==> inputs of v34 <==
==> flow/design.v <==
`timescale 1ns / 1ps
module ALU_ACC(
    input         clk,
    input         rst_n,
    input         C8,     
    input         C9,     
    input         C13,    
    input         C15,    
    input         C16,    
    input         C17,    
    input         C18,    
    input         C19,    
    input         C20,    
    input         C21,    
    input  [15:0] BR_out,
    output [15:0] ALU_out,
    output reg [3:0] ALUflags  
    );
    reg [15:0] ACC;
    assign ALU_out = ACC;
    wire signed [15:0] sACC = ACC;
    wire signed [15:0] sBR  = BR_out;
    wire signed [31:0] prod = sACC * sBR;
    wire [16:0] sum  = {1'b0, ACC} + {1'b0, BR_out};
    wire [16:0] diff = {1'b0, ACC} - {1'b0, BR_out};
    wire [15:0] quot = (BR_out == 16'b0) ? 16'hFFFF : ACC / BR_out;
    reg  [15:0] res;
    always @(*) begin
        if (C17)      res = ACC >> 1;
        else if (C18) res = ACC << 1;
        else if (C19) res = ACC & BR_out;
        else if (C20) res = ACC | BR_out;
        else          res = ~ACC;
    end
    always @(posedge clk or negedge rst_n) begin
        if (!rst_n) begin
            ACC      <= 16'b0;
            ALUflags <= 4'b0;
        end
        else begin
            if (C8) begin
                ACC      <= 16'b0;
                ALUflags <= {1'b1, 3'b0};
            end
            else if (C9) begin
                ACC <= sum[15:0];
                ALUflags[3] <= (sum[15:0] == 16'b0);
                ALUflags[2] <= sum[16];
                ALUflags[1] <= (ACC[15] == BR_out[15]) && (sum[15] != ACC[15]);
                ALUflags[0] <= sum[15];
            end
            else if (C13) begin
                ACC <= diff[15:0];
                ALUflags[3] <= (diff[15:0] == 16'b0);
                ALUflags[2] <= (ACC < BR_out);
                ALUflags[1] <= (ACC[15] != BR_out[15]) && (diff[15] != ACC[15]);
                ALUflags[0] <= diff[15];
            end
            else if (C15) begin
                ACC <= prod[15:0];
                ALUflags[3] <= (prod[15:0] == 16'b0);
                ALUflags[2] <= 1'b0;
                ALUflags[1] <= (prod[31:16] != {16{prod[15]}});
                ALUflags[0] <= prod[15];
            end
            else if (C16) begin
                ACC <= quot;
                ALUflags[3] <= (quot == 16'b0);
                ALUflags[2] <= 1'b0;
                ALUflags[1] <= 1'b0;
                ALUflags[0] <= quot[15];
            end
            else if (C17 | C18 | C19 | C20 | C21) begin
                ACC <= res;
                ALUflags[3] <= (res == 16'b0);
                ALUflags[2] <= 1'b0;
                ALUflags[1] <= 1'b0;
                ALUflags[0] <= res[15];
            end
        end
    end
endmodule
`timescale 1ns / 1ps
    module BR(
    input clk,
    input rst_n,
    input C7,
    input [15:0] MBR_out,
    output [15:0] BR_out
    );
    reg [15:0] BRr;
    assign BR_out = BRr;
    always@(posedge clk or negedge rst_n) begin
        if(!rst_n) begin
            BRr <= 16'b0;
        end
        else begin
            if(C7) begin
                BRr <= MBR_out;  
            end
            else begin
                BRr <= BRr;
            end
        end
    end
endmodule
`timescale 1ns / 1ps
module IR(
    input clk,
    input rst_n,
    input C4,
    input [15:0] MBR_out,
    output [7:0] IR_out
    );
    reg [7:0] IRr;
    assign IR_out = IRr;
    always@(posedge clk or negedge rst_n) begin
        if(!rst_n) begin
            IRr <= 8'b0;
        end
        else begin
            if(C4) begin
                IRr <= MBR_out[15:8];
            end
            else begin
                IRr <= IRr;
            end
        end
    end
endmodule
`timescale 1ns / 1ps
module MAR(
    input clk,
    input rst_n,
    input C5,
    input C10,
    input [15:0] MBR_out,
    input [7:0] PC_out,
    output [7:0] MAR_out_memory
    );
    reg [7:0] MARr;
    assign MAR_out_memory = MARr;
    always@(posedge clk or negedge rst_n) begin
        if(!rst_n) begin
            MARr <= 8'b0;
        end
        else begin
            if(C5) begin
                MARr <= MBR_out[7:0];
            end
            else if(C10) begin
                MARr <= PC_out;
            end
            else begin
                MARr <= MARr;
            end
        end
    end
endmodule
`timescale 1ns / 1ps
module MBR(
    input clk,
    input rst_n,
    input C3,
    input C11,
    input C12,
    input [15:0] ALU_out,
    input [15:0] MBR_in_memory,
    output [15:0] MBR_out,
    output reg [15:0] MBR_out_memory
    );
    reg [15:0] MBRr;
    assign MBR_out = MBRr;
    always@(posedge clk or negedge rst_n) begin
        if(!rst_n) begin
            MBRr <= 16'b0;
        end
        else begin
            if(C3) begin
                MBRr <= MBR_in_memory;
            end
            else if(C12) begin
                MBRr <= ALU_out;
            end
            else begin
                MBRr <= MBRr;
            end
            if(C11) begin
                MBR_out_memory <= MBRr;
            end
        end
    end
endmodule
`timescale 1ns / 1ps
module PC(
    input clk,
    input rst_n,
    input C6,
    input C14,
    input [15:0] MBR_out,
    output [7:0] PC_out
    );
    reg [7:0] PCr;
    assign PC_out = PCr;
    always@(posedge clk or negedge rst_n) begin
        if(!rst_n) begin
            PCr <= 8'b0;
        end
        else begin
            if(C14) begin
                PCr <= MBR_out[15:8];  
            end
            else if(C6) begin
                PCr <= PCr + 1'b1;  
            end
            else begin
                PCr <= PCr;
            end
        end
    end
endmodule
`timescale 1ns / 1ps
module bitcruncher_dp(
    input         clk,
    input         rst_n,
    input  [21:0] ctrl,             
    input  [15:0] MBR_in_memory,
    output [7:0]  MAR_out_memory,
    output [15:0] MBR_out_memory,
    output [7:0]  IR_out,
    output [3:0]  ALUflags
    );
    wire [21:0] Control_Signals = ctrl;
    wire [15:0] MBR_out;
    wire [15:0] BR_out;
    wire [15:0] ALU_out;
    wire [7:0]  PC_out;
    MAR u_MAR(
    .clk     ( clk     ),
    .rst_n   ( rst_n   ),
    .C5      ( Control_Signals[5]  ),
    .C10     ( Control_Signals[10] ),
    .MBR_out ( MBR_out ),
    .PC_out  ( PC_out  ),
    .MAR_out_memory ( MAR_out_memory )
    );
    MBR u_MBR(
    .clk           ( clk           ),
    .rst_n         ( rst_n         ),
    .C3            ( Control_Signals[3]  ),
    .C11           ( Control_Signals[11] ),
    .C12           ( Control_Signals[12] ),
    .ALU_out       ( ALU_out       ),
    .MBR_in_memory ( MBR_in_memory ),
    .MBR_out       ( MBR_out       ),
    .MBR_out_memory ( MBR_out_memory )
    );
    ALU_ACC u_ALU_ACC(
    .clk     ( clk     ),
    .rst_n   ( rst_n   ),
    .C8      ( Control_Signals[8]  ),
    .C9      ( Control_Signals[9]  ),
    .C13     ( Control_Signals[13] ),
    .C15     ( Control_Signals[15] ),
    .C16     ( Control_Signals[16] ),
    .C17     ( Control_Signals[17] ),
    .C18     ( Control_Signals[18] ),
    .C19     ( Control_Signals[19] ),
    .C20     ( Control_Signals[20] ),
    .C21     ( Control_Signals[21] ),
    .BR_out  ( BR_out  ),
    .ALU_out ( ALU_out ),
    .ALUflags ( ALUflags )
    );
    PC u_PC(
    .clk     ( clk     ),
    .rst_n   ( rst_n   ),
    .C6      ( Control_Signals[6]  ),
    .C14     ( Control_Signals[14] ),
    .MBR_out ( MBR_out ),
    .PC_out  ( PC_out  )
    );
    IR u_IR(
    .clk     ( clk     ),
    .rst_n   ( rst_n   ),
    .C4      ( Control_Signals[4] ),
    .MBR_out ( MBR_out ),
    .IR_out  ( IR_out  )
    );
    BR u_BR(
    .clk     ( clk     ),
    .rst_n   ( rst_n   ),
    .C7      ( Control_Signals[7] ),
    .MBR_out ( MBR_out ),
    .BR_out  ( BR_out  )
    );
endmodule
==> flow/run.sh <==
#!/bin/bash
# the make line also repeats each setting of config.mk as NAME=value (left out here)
make -C /OpenROAD-flow-scripts/flow DESIGN_CONFIG=/design/flow/config.mk WORK_HOME=/design/flow/orfs CLKGATE_MAP_FILE= finish
==> flow/config.mk <==
export PLATFORM = sky130hd
export DESIGN_NAME = bitcruncher_dp
export DESIGN_NICKNAME = bitcruncher_dp
export VERILOG_FILES = /design/flow/design.v
export SDC_FILE = /design/flow/constraint.sdc
export NUM_CORES = 4
export LEC_CHECK = 0
export ABC_AREA = 1
export CAP_MARGIN = 20
export CORE_MARGIN = 2
export CORE_UTILIZATION = 72
export CTS_CLUSTER_DIAMETER = 341
export CTS_CLUSTER_SIZE = 71
export PLACE_DENSITY_LB_ADDON = 0.01
export SETUP_SLACK_MARGIN = 3.89
export SLEW_MARGIN = 20
export TNS_END_PERCENT = 5
==> flow/constraint.sdc <==
create_clock -name core_clock -period 26.2 [get_ports {clk}]
set_input_delay 5.2400 -clock core_clock [delete_from_list [all_inputs] [get_ports {clk}]]
set_output_delay 5.2400 -clock core_clock [all_outputs]
set_load 0.01 [all_outputs]
==> v22 (differences from v34) <==
Settings changed: ABC_AREA 1 to unset, CORE_UTILIZATION 72 to 40, CTS_CLUSTER_DIAMETER 341 to unset, CTS_CLUSTER_SIZE 71 to unset, PLACE_DENSITY_LB_ADDON 0.01 to unset, SETUP_SLACK_MARGIN 3.89 to unset, TNS_END_PERCENT 5 to unset.
==> flow/constraint.sdc (replaced) <==
create_clock -name core_clock -period 35.5 [get_ports {clk}]
set_input_delay 7.1000 -clock core_clock [delete_from_list [all_inputs] [get_ports {clk}]]
set_output_delay 7.1000 -clock core_clock [all_outputs]
set_load 0.01 [all_outputs]
==> v6 (differences from v34) <==
Settings changed: CTS_CLUSTER_DIAMETER 341 to unset, CTS_CLUSTER_SIZE 71 to unset, SETUP_SLACK_MARGIN 3.89 to unset.
==> flow/constraint.sdc (replaced) <==
create_clock -name core_clock -period 27.0 [get_ports {clk}]
set_input_delay 5.4000 -clock core_clock [delete_from_list [all_inputs] [get_ports {clk}]]
set_output_delay 5.4000 -clock core_clock [all_outputs]
set_load 0.01 [all_outputs]
==> results <==
Required arrival time at the worst endpoint: v6 27.31 ns; v22 35.79 ns; v34 -
Diode insertion count for antenna repair: v6 2; v22 0; v34 -
Count of instances resized after the clock tree is built: v6 0; v22 0; v34 222
Start of the worst register-to-register path: v6 u_BR.BRr[15]$_DFFE_PN0P_; v22 u_BR.BRr[3]$_DFFE_PN0P_; v34 -
Register area share after synthesis: v6 0.0981; v22 0.102; v34 0.0981
Portion of synthesized cell area occupied by the leading cell type: v6 0.220; v22 0.230; v34 0.220
Delay of the slowest cell on the worst path: v6 0.60 ns; v22 0.76 ns; v34 -
Distinct cells, synth: v6 62; v22 92; v34 62
Skew final: v6 0.0210 ns; v22 0.0153 ns; v34 -
Horizontal die dimension: v6 187 µm; v22 244 µm; v34 187 µm
Hold Path Class: v6 register to register; v22 register to register; v34 -
Layout-stage area growth over the synthesis result: v6 7.47%; v22 8.16%; v34 -
Number of maximum-capacitance violations: v6 0; v22 0; v34 -
Signal inverters: v6 709; v22 387; v34 -
PnR worst setup slack: v6 1.80 ns; v22 2.44 ns; v34 -
Run status: v6 no timing/DRC/antenna violations; v22 no timing/DRC/antenna violations; v34 did not finish
Stage where the flow stopped: v6 -; v22 -; v34 global routing
Non-clock buffer share of cell area: v6 0.0531; v22 0.0449; v34 -
